// alu_top
module alu_top (
    input             clk,
    input      [31:0] A,
    input      [31:0] B,
    input      [3:0]  ALU_Sel,
    output reg [31:0] ALU_Out,
    output reg        Carryout,
    output reg        Overflow
);
reg [31:0] a_q, b_q;
reg [3:0]  sel_q;
wire [31:0] out_d;
wire        carry_d, ovf_d;
ALU u_alu (
    .A(a_q), .B(b_q), .ALU_Sel(sel_q),
    .ALU_Out(out_d), .Carryout(carry_d), .Overflow(ovf_d)
);
always @(posedge clk) begin
    a_q      <= A;
    b_q      <= B;
    sel_q    <= ALU_Sel;
    ALU_Out  <= out_d;
    Carryout <= carry_d;
    Overflow <= ovf_d;
end
endmodule
Size in the first run: ~4300 cells after synthesis, ~100 flip-flops, ~100 I/O pins, roughly 38000 µm² of cells after synthesis.
clock: 8.48 ns
lec_check: 0
cap_margin: 5
core_margin: 2
core_utilization: 66
cts_cluster_diameter: 43
hold_slack_margin: -0.09
setup_slack_margin: 0.25
slew_margin: 20
run.sh (not shown) runs the stock make flow with config.mk's settings and CLKGATE_MAP_FILE=.
Rerun with:
Settings changed: CAP_MARGIN 5 to 20, CORE_UTILIZATION 66 to 40, CTS_CLUSTER_DIAMETER 43 to not set, HOLD_SLACK_MARGIN -0.09 to not set, SETUP_SLACK_MARGIN 0.25 to not set.
Clock period 8.48 ns to 9.0 ns, I/O delays scaled along.
Clock skew hardly moves. Routed wire length rose slightly. Worst setup slack gains 41 ps. Die area rose by well over a third.
Rerun with:
Settings changed: CORE_ASPECT_RATIO set to 1.06, CORE_UTILIZATION 40 to 58, CTS_CLUSTER_DIAMETER set to 284, CTS_CLUSTER_SIZE set to 98, HOLD_SLACK_MARGIN set to 0.26, PLACE_DENSITY set to 0.38, TNS_END_PERCENT set to 40.
The changed run completed with no timing, DRC or antenna violations; die area decreases by about 30%; hold slack got worse by 75 ps; via count rises by about 0.4%; wire length goes up by 0.76%; register-to-register slack gets worse by 70 ps; count of clock-buffer cells in the layout is unchanged; flip-flop count does not change.
Rerun with:
Settings changed: CORE_ASPECT_RATIO 1.06 to not set, CORE_UTILIZATION 58 to 33, CTS_CLUSTER_DIAMETER 284 to not set, CTS_CLUSTER_SIZE 98 to not set, HOLD_SLACK_MARGIN 0.26 to not set, PLACE_DENSITY 0.38 to not set, TNS_END_PERCENT 40 to not set.
Clock period 9.0 ns to 8.62 ns, I/O delays scaled along.
The changed run went through all stages and came out clean; clock-buffer cell count is unchanged; final area goes up by a few percent; core utilization goes down by 26 points; synthesized cell count does not change; hold slack gets better by 61 ps; cell count goes up by roughly a tenth; register-to-register slack gets worse by 250 ps; non-clock buffer count goes up by 10.

========
The RTL this note starts from:
==> flow/design.v <==
module ALU (A, B, ALU_Sel, ALU_Out, Carryout, Overflow);
parameter ADD  = 0;
parameter SUB  = 1;
parameter MUL_HIGH = 2;
parameter MUL_LOW = 3;
input [31:0] A;
input [31:0] B;
input [3:0] ALU_Sel;
output [31:0] ALU_Out;
output Carryout;
output Overflow;
reg[31:0] ALU_32Result;
reg[63:0] ALU_64Result;
always @(*)
begin
    ALU_32Result = 32'h00000000;
    ALU_64Result = 64'h0000000000000000;
    case(ALU_Sel)
        ADD:        ALU_32Result = A + B;
        SUB:        ALU_32Result = A - B;
        MUL_HIGH:	ALU_64Result = A * B;
        MUL_LOW:	ALU_64Result = A * B;
        default:
        begin
            ALU_32Result = 32'h00000000;
            ALU_64Result = 64'h0000000000000000;
        end
    endcase
end
assign ALU_Out = (ALU_Sel == MUL_LOW)? ALU_64Result[31:0]: (ALU_Sel == MUL_HIGH)? ALU_64Result[63:32]:ALU_32Result[31:0];
assign Carryout = 1'b0;
assign Overflow = 1'b0;
endmodule
module alu_top (
    input             clk,
    input      [31:0] A,
    input      [31:0] B,
    input      [3:0]  ALU_Sel,
    output reg [31:0] ALU_Out,
    output reg        Carryout,
    output reg        Overflow
);
reg [31:0] a_q, b_q;
reg [3:0]  sel_q;
wire [31:0] out_d;
wire        carry_d, ovf_d;
ALU u_alu (
    .A(a_q), .B(b_q), .ALU_Sel(sel_q),
    .ALU_Out(out_d), .Carryout(carry_d), .Overflow(ovf_d)
);
always @(posedge clk) begin
    a_q      <= A;
    b_q      <= B;
    sel_q    <= ALU_Sel;
    ALU_Out  <= out_d;
    Carryout <= carry_d;
    Overflow <= ovf_d;
end
endmodule
make LEC_CHECK=0 CAP_MARGIN=30 CELL_PAD_IN_SITES_GLOBAL_PLACEMENT=3 CORE_ASPECT_RATIO=1.3 CORE_MARGIN=2 CORE_UTILIZATION=40 CTS_CLUSTER_SIZE=24 HOLD_SLACK_MARGIN=0.02 MAX_ROUTING_LAYER=met4 SETUP_SLACK_MARGIN=1.26 SLEW_MARGIN=0 TNS_END_PERCENT=100 finish   # period 8.07 ns
The first run ran to the end with no violations.
Edit:
Settings changed: CAP_MARGIN 30 to 20, CELL_PAD_IN_SITES_GLOBAL_PLACEMENT 3 to default, CORE_ASPECT_RATIO 1.3 to default, CTS_CLUSTER_SIZE 24 to default, HOLD_SLACK_MARGIN 0.02 to default, MAX_ROUTING_LAYER met4 to default, SETUP_SLACK_MARGIN 1.26 to default, SLEW_MARGIN 0 to 20, TNS_END_PERCENT 100 to default.
Clock period 8.07 ns to 8.62 ns, I/O delays scaled along.
What happened:
- cell area falls by 8.4%
- wire length fell by 21%
- setup slack is worse by 0.19 ns
- via count fell by 3.1%
- register-to-register slack got worse by 0.19 ns
Edit:
Settings changed: ABC_AREA from default to 1, CORE_ASPECT_RATIO from default to 0.92, CORE_UTILIZATION 40 to 52, SETUP_SLACK_MARGIN from default to 1.23.
Clock period 8.62 ns to 8.2 ns, I/O delays scaled along.
Non-clock buffer count rose by 45; die size fell by 17%; core utilization rose by 15 points; critical path depth rose by 3; cell area rose by 11%; synthesized area rose by 8.0%; maximum frequency rose by 20%; worst setup slack gets better by 0.92 ns; hold slack gets better by 0.12 ns.
Edit:
Settings changed: ABC_AREA 1 to default, CORE_ASPECT_RATIO 0.92 to default, CORE_UTILIZATION 52 to 72, PLACE_DENSITY from default to 0.65, SETUP_SLACK_MARGIN 1.23 to default.
Clock period 8.2 ns to 6.23 ns, I/O delays scaled along.
Now the flow ran to the end with violations: setup timing. Synthesized area went down by 7.4%. Cell count drops by 22%. Wire length is lower by 8.1%. Maximum frequency is lower by 11%. Register-to-register slack loses 2.8 ns. Flip-flop count stays the same. Synthesized cell count came out lower by 26%. Via count went down by 6.9%.

========
## main
Starts from the design.v that is shown in full above.
clock: 10.2 ns
lec_check: 0
cap_margin: 15
cell_pad_in_sites_detail_placement: 2
core_aspect_ratio: 1.03
core_margin: 2
core_utilization: 55
gpl_routability_driven: 1
gpl_timing_driven: 1
max_routing_layer: met5
min_routing_layer: met1
place_density: 0.55
setup_slack_margin: 1.31
slew_margin: 20
tns_end_percent: 50
Stage in which a tool error killed main: detailed placement.
> inputs changed (main -> the feature branch)
- swapping 55 for 33 in CORE_UTILIZATION
- putting ABC_AREA at 1 where nothing was set
- swapping 20 for 0 in SLEW_MARGIN
- swapping 1 for 0 in GPL_TIMING_DRIVEN
- swapping 10.2 for 6.22 in the clock period (ns, I/O delays scaled along)
## What came out
- Relative to main, the gate count of the mapped netlist of the feature branch is higher by 1,470.
- The feature branch: aborted in global routing (tool error)
- Taking the feature branch over main, the number of rows created at floorplan ratio works out to 1.3.
- Combined area of all synthesized cells in the feature branch is about 8% above main.

========
Setup of build 29:
RTL: the design.v shown in full above, as it stands there.
export LEC_CHECK = 0
export CAP_MARGIN = 15
export CORE_ASPECT_RATIO = 1.03
export CORE_MARGIN = 10
export CORE_UTILIZATION = 55
export CTS_CLUSTER_DIAMETER = 330
export CTS_CLUSTER_SIZE = 100
export GPL_ROUTABILITY_DRIVEN = 0
export MIN_ROUTING_LAYER = met1
export PLACE_DENSITY = 0.6
export SLEW_MARGIN = 20
export TNS_END_PERCENT = 15
create_clock -name core_clock -period 10.2 [get_ports {clk}]
diff inputs: build 29 => build 16
Settings: removing CTS_CLUSTER_SIZE (formerly 100); changing PLACE_DENSITY from 0.6 to 0.64; removing CTS_CLUSTER_DIAMETER (formerly 330); changing CORE_MARGIN from 10 to 2; changing GPL_ROUTABILITY_DRIVEN from 0 to 1; changing CORE_UTILIZATION from 55 to 72; changing the clock period (ns, I/O delays scaled along) from 10.2 to 6.79.
==> comparison <==
- Build 16: complete, dirty (negative setup slack)
- Worst slew margin relative to its limit, build 16 and build 29, higher one = build 16.
- The startpoint of the worst setup timing path comes out a_q[6]$_DFF_P_ in one run and b_q[9]$_DFF_P_ in the other, namely in build 16 and build 29 respectively.
- Between build 16 and build 29, the maximum buffer depth of the clock tree figures differ only marginally.
- Going from build 29 to build 16, diode insertion count for antenna repair now larger; layout-stage area growth over the synthesis result now larger; total routed wirelength now larger.
- Build 29 vs build 16, last element of the critical path: ALU_Out[26]$_DFF_P_ vs ALU_Out[20]$_DFF_P_
What build 93 does differently from build 16 at the input level:
Settings: setting HOLD_SLACK_MARGIN to 0.24 for the first time; removing GPL_ROUTABILITY_DRIVEN (formerly 1); removing CORE_ASPECT_RATIO (formerly 1.03); setting CTS_CLUSTER_SIZE to 53 for the first time; changing CAP_MARGIN from 15 to 35; removing TNS_END_PERCENT (formerly 15); removing MIN_ROUTING_LAYER (formerly met1); changing the clock period (ns, I/O delays scaled along) from 6.79 to 6.73.
[summary]
- Build 93 against build 16: final cell count comparable; clock period minus worst slack now larger.
- Re sequential cell count: no difference whatsoever between build 16 and build 93.
- In build 93 the implementation ran to completion but is not tape-out ready, as the final checks report negative setup slack.
- Count of clock-buffer cells in the layout on build 93 is up relative to build 16.
- [compare] base=build 16 new=build 93: global-route met1 utilization moved up.
- Cmp build 93 vs build 16: via count higher in build 93
Edits applied to the flow inputs when going from build 93 to build 5:
Settings: CTS_CLUSTER_SIZE now 50, was 53; CAP_MARGIN now 20, was 35; HOLD_SLACK_MARGIN now -0.08, was 0.24; SETUP_SLACK_MARGIN now -0.15, previously not set.
==> results <==
Build 93 and build 5: no clean run. The flow completed for build 93, but it is not clean: the layout still shows negative setup slack. Count of clock-net buffers in the final layout: build 5 < build 93. Diff build 93 -> build 5: met2 track demand over resource +1.3 points; filler cell count went down about 1.3%. Between build 93 and build 5, the total wirelength of the detailed-routed design is lower for build 93. From build 93 to build 5, summed standard-cell area reported by yosys did not move at all.

========
RTL: the design.v shown in full above, as it stands there.
==> flow/config.mk <==
export PLATFORM = sky130hd
export DESIGN_NAME = alu_top
export DESIGN_NICKNAME = alu_top
export VERILOG_FILES = /design/flow/design.v
export SDC_FILE = /design/flow/constraint.sdc
export NUM_CORES = 4
export LEC_CHECK = 0
export CAP_MARGIN = 20
export CORE_MARGIN = 2
export CORE_UTILIZATION = 40
export CTS_CLUSTER_SIZE = 27
export GPL_ROUTABILITY_DRIVEN = 0
export HOLD_SLACK_MARGIN = 0.06
export MAX_ROUTING_LAYER = met4
export PLACE_DENSITY = 0.74
export SLEW_MARGIN = 20
==> flow/constraint.sdc <==
create_clock -name core_clock -period 9.0 [get_ports {clk}]
set_input_delay 1.8000 -clock core_clock [delete_from_list [all_inputs] [get_ports {clk}]]
set_output_delay 1.8000 -clock core_clock [all_outputs]
set_load 0.01 [all_outputs]
The first run finished with timing, DRC and antenna clean.
Rerun with:
- ABC_AREA: not set -> 1
- CAP_MARGIN: 20 -> 25
- CELL_PAD_IN_SITES_DETAIL_PLACEMENT: not set -> 2
- CORE_ASPECT_RATIO: not set -> 1.6
- CORE_MARGIN: 2 -> 4
- CORE_UTILIZATION: 40 -> 57
- GPL_TIMING_DRIVEN: not set -> 1
- HOLD_SLACK_MARGIN: 0.06 -> not set
- MAX_ROUTING_LAYER: met4 -> met5
- MIN_ROUTING_LAYER: not set -> met2
- PLACE_DENSITY: 0.74 -> not set
- PLACE_DENSITY_LB_ADDON: not set -> 0.22
- SETUP_SLACK_MARGIN: not set -> -0.13
Result: Now the flow did not get past detailed placement, error DPL-0033. Synthesized area goes up by 8.0%. Die size falls by 22%. Synthesized cell count came out higher by 35%.
Rerun with:
- CORE_ASPECT_RATIO: 1.6 -> not set
- CORE_MARGIN: 4 -> 2
- CORE_UTILIZATION: 57 -> 40
- GPL_TIMING_DRIVEN: 1 -> not set
- MAX_ROUTING_LAYER: met5 -> met4
- MIN_ROUTING_LAYER: met2 -> not set
- PLACE_DENSITY: not set -> 0.74
- PLACE_DENSITY_LB_ADDON: 0.22 -> not set
- SETUP_SLACK_MARGIN: -0.13 -> 0.33
Effect: The changed run aborted during detailed placement on DPL-0033; synthesized area stays the same; die size is higher by 38%; synthesized cell count does not change.
Rerun with:
- ABC_AREA: 1 -> not set
- CAP_MARGIN: 25 -> 20
- CELL_PAD_IN_SITES_DETAIL_PLACEMENT: 2 -> not set
- CTS_CLUSTER_SIZE: 27 -> not set
- PLACE_DENSITY: 0.74 -> not set
- SETUP_SLACK_MARGIN: 0.33 -> not set
Result: With this change the flow finished with timing, DRC and antenna clean; die area shrinks by 7.3%; synthesized area shrinks by 7.4%; synthesized cell count is lower by 26%.
Rerun with:
- GPL_ROUTABILITY_DRIVEN: 0 -> not set
- MAX_ROUTING_LAYER: met4 -> not set
- SETUP_SLACK_MARGIN: not set -> 1.26
- clock period: 9.0 -> 8.62 ns (I/O delays scaled with it)
The changed run went through all stages and came out clean. Flip-flop count stays the same. Sequential share of layout area is about the same. Final cell count grows by a few percent. Clock-buffer cell count does not change. Wire length grows by roughly a tenth. Setup slack gains 0.62 ns. Die area stays the same. Critical path depth grows by 2. Via count grows by a few percent. Hold slack loses 0.033 ns.
Rerun with:
- CTS_CLUSTER_SIZE: not set -> 24
- SETUP_SLACK_MARGIN: 1.26 -> not set
- TNS_END_PERCENT: not set -> 10
- clock period: 8.62 -> 9.0 ns (I/O delays scaled with it)
Effect:
- clock skew barely changes
- core utilization decreases by 3.6 points
- die area stays the same

========
Starts from the design.v that is shown in full above.
==> flow/config.mk <==
export PLATFORM = sky130hd
export DESIGN_NAME = alu_top
export DESIGN_NICKNAME = alu_top
export VERILOG_FILES = /design/flow/design.v
export SDC_FILE = /design/flow/constraint.sdc
export NUM_CORES = 4
export LEC_CHECK = 0
export ABC_AREA = 1
export CAP_MARGIN = 15
export CORE_ASPECT_RATIO = 1.03
export CORE_MARGIN = 10
export CORE_UTILIZATION = 55
export CTS_CLUSTER_DIAMETER = 272
export CTS_CLUSTER_SIZE = 100
export GPL_ROUTABILITY_DRIVEN = 0
export MIN_ROUTING_LAYER = met1
export PLACE_DENSITY = 0.6
export SETUP_SLACK_MARGIN = 0.51
export SLEW_MARGIN = 20
export TNS_END_PERCENT = 15
==> flow/constraint.sdc <==
create_clock -name core_clock -period 10.2 [get_ports {clk}]
set_input_delay 2.0400 -clock core_clock [delete_from_list [all_inputs] [get_ports {clk}]]
set_output_delay 2.0400 -clock core_clock [all_outputs]
set_load 0.01 [all_outputs]
Next try:
- ABC_AREA: 1 -> not set
- CELL_PAD_IN_SITES_DETAIL_PLACEMENT: not set -> 2
- CORE_MARGIN: 10 -> 2
- CORE_UTILIZATION: 55 -> 33
- CTS_CLUSTER_DIAMETER: 272 -> not set
- CTS_CLUSTER_SIZE: 100 -> not set
- GPL_ROUTABILITY_DRIVEN: 0 -> 1
- GPL_TIMING_DRIVEN: not set -> 1
- HOLD_SLACK_MARGIN: not set -> 0.01
- MAX_ROUTING_LAYER: not set -> met5
- PLACE_DENSITY: 0.6 -> 0.55
- SETUP_SLACK_MARGIN: 0.51 -> 1.31
- TNS_END_PERCENT: 15 -> 50
Effect:
- clock-buffer cell count does not change
- cell count falls by 14%
- cell area falls by 5.5%
- die size rises by 37%
- wire length rises by 20%
- worst hold slack is worse by 0.063 ns
- register-to-register slack is worse by 0.66 ns
Next try:
- CELL_PAD_IN_SITES_DETAIL_PLACEMENT: 2 -> not set
- CORE_UTILIZATION: 33 -> 72
- GPL_TIMING_DRIVEN: 1 -> not set
- HOLD_SLACK_MARGIN: 0.01 -> -0.09
- MAX_ROUTING_LAYER: met5 -> not set
- PLACE_DENSITY: 0.55 -> 0.64
- SETUP_SLACK_MARGIN: 1.31 -> not set
- TNS_END_PERCENT: 50 -> 15
- clock period: 10.2 -> 6.72 ns (I/O delays scaled with it)
This time the run completed, yet does not pass: negative setup slack; final cell count decreases by a few percent; final area is higher by roughly a tenth; global-route usage climbs by 19 points; worst hold slack degrades by 0.019 ns; die area drops by well over a third.
Next try:
- CTS_CLUSTER_SIZE: not set -> 50
- HOLD_SLACK_MARGIN: -0.09 -> -0.04
- SETUP_SLACK_MARGIN: not set -> -0.21
- TNS_END_PERCENT: 15 -> 75
- clock period: 6.72 -> 6.67 ns (I/O delays scaled with it)
Outcome: The changed run finished but failed the layout checks on negative setup slack. Worst setup slack loses 0.52 ns. Non-clock buffer count goes up by 20. Area after synthesis is unchanged.
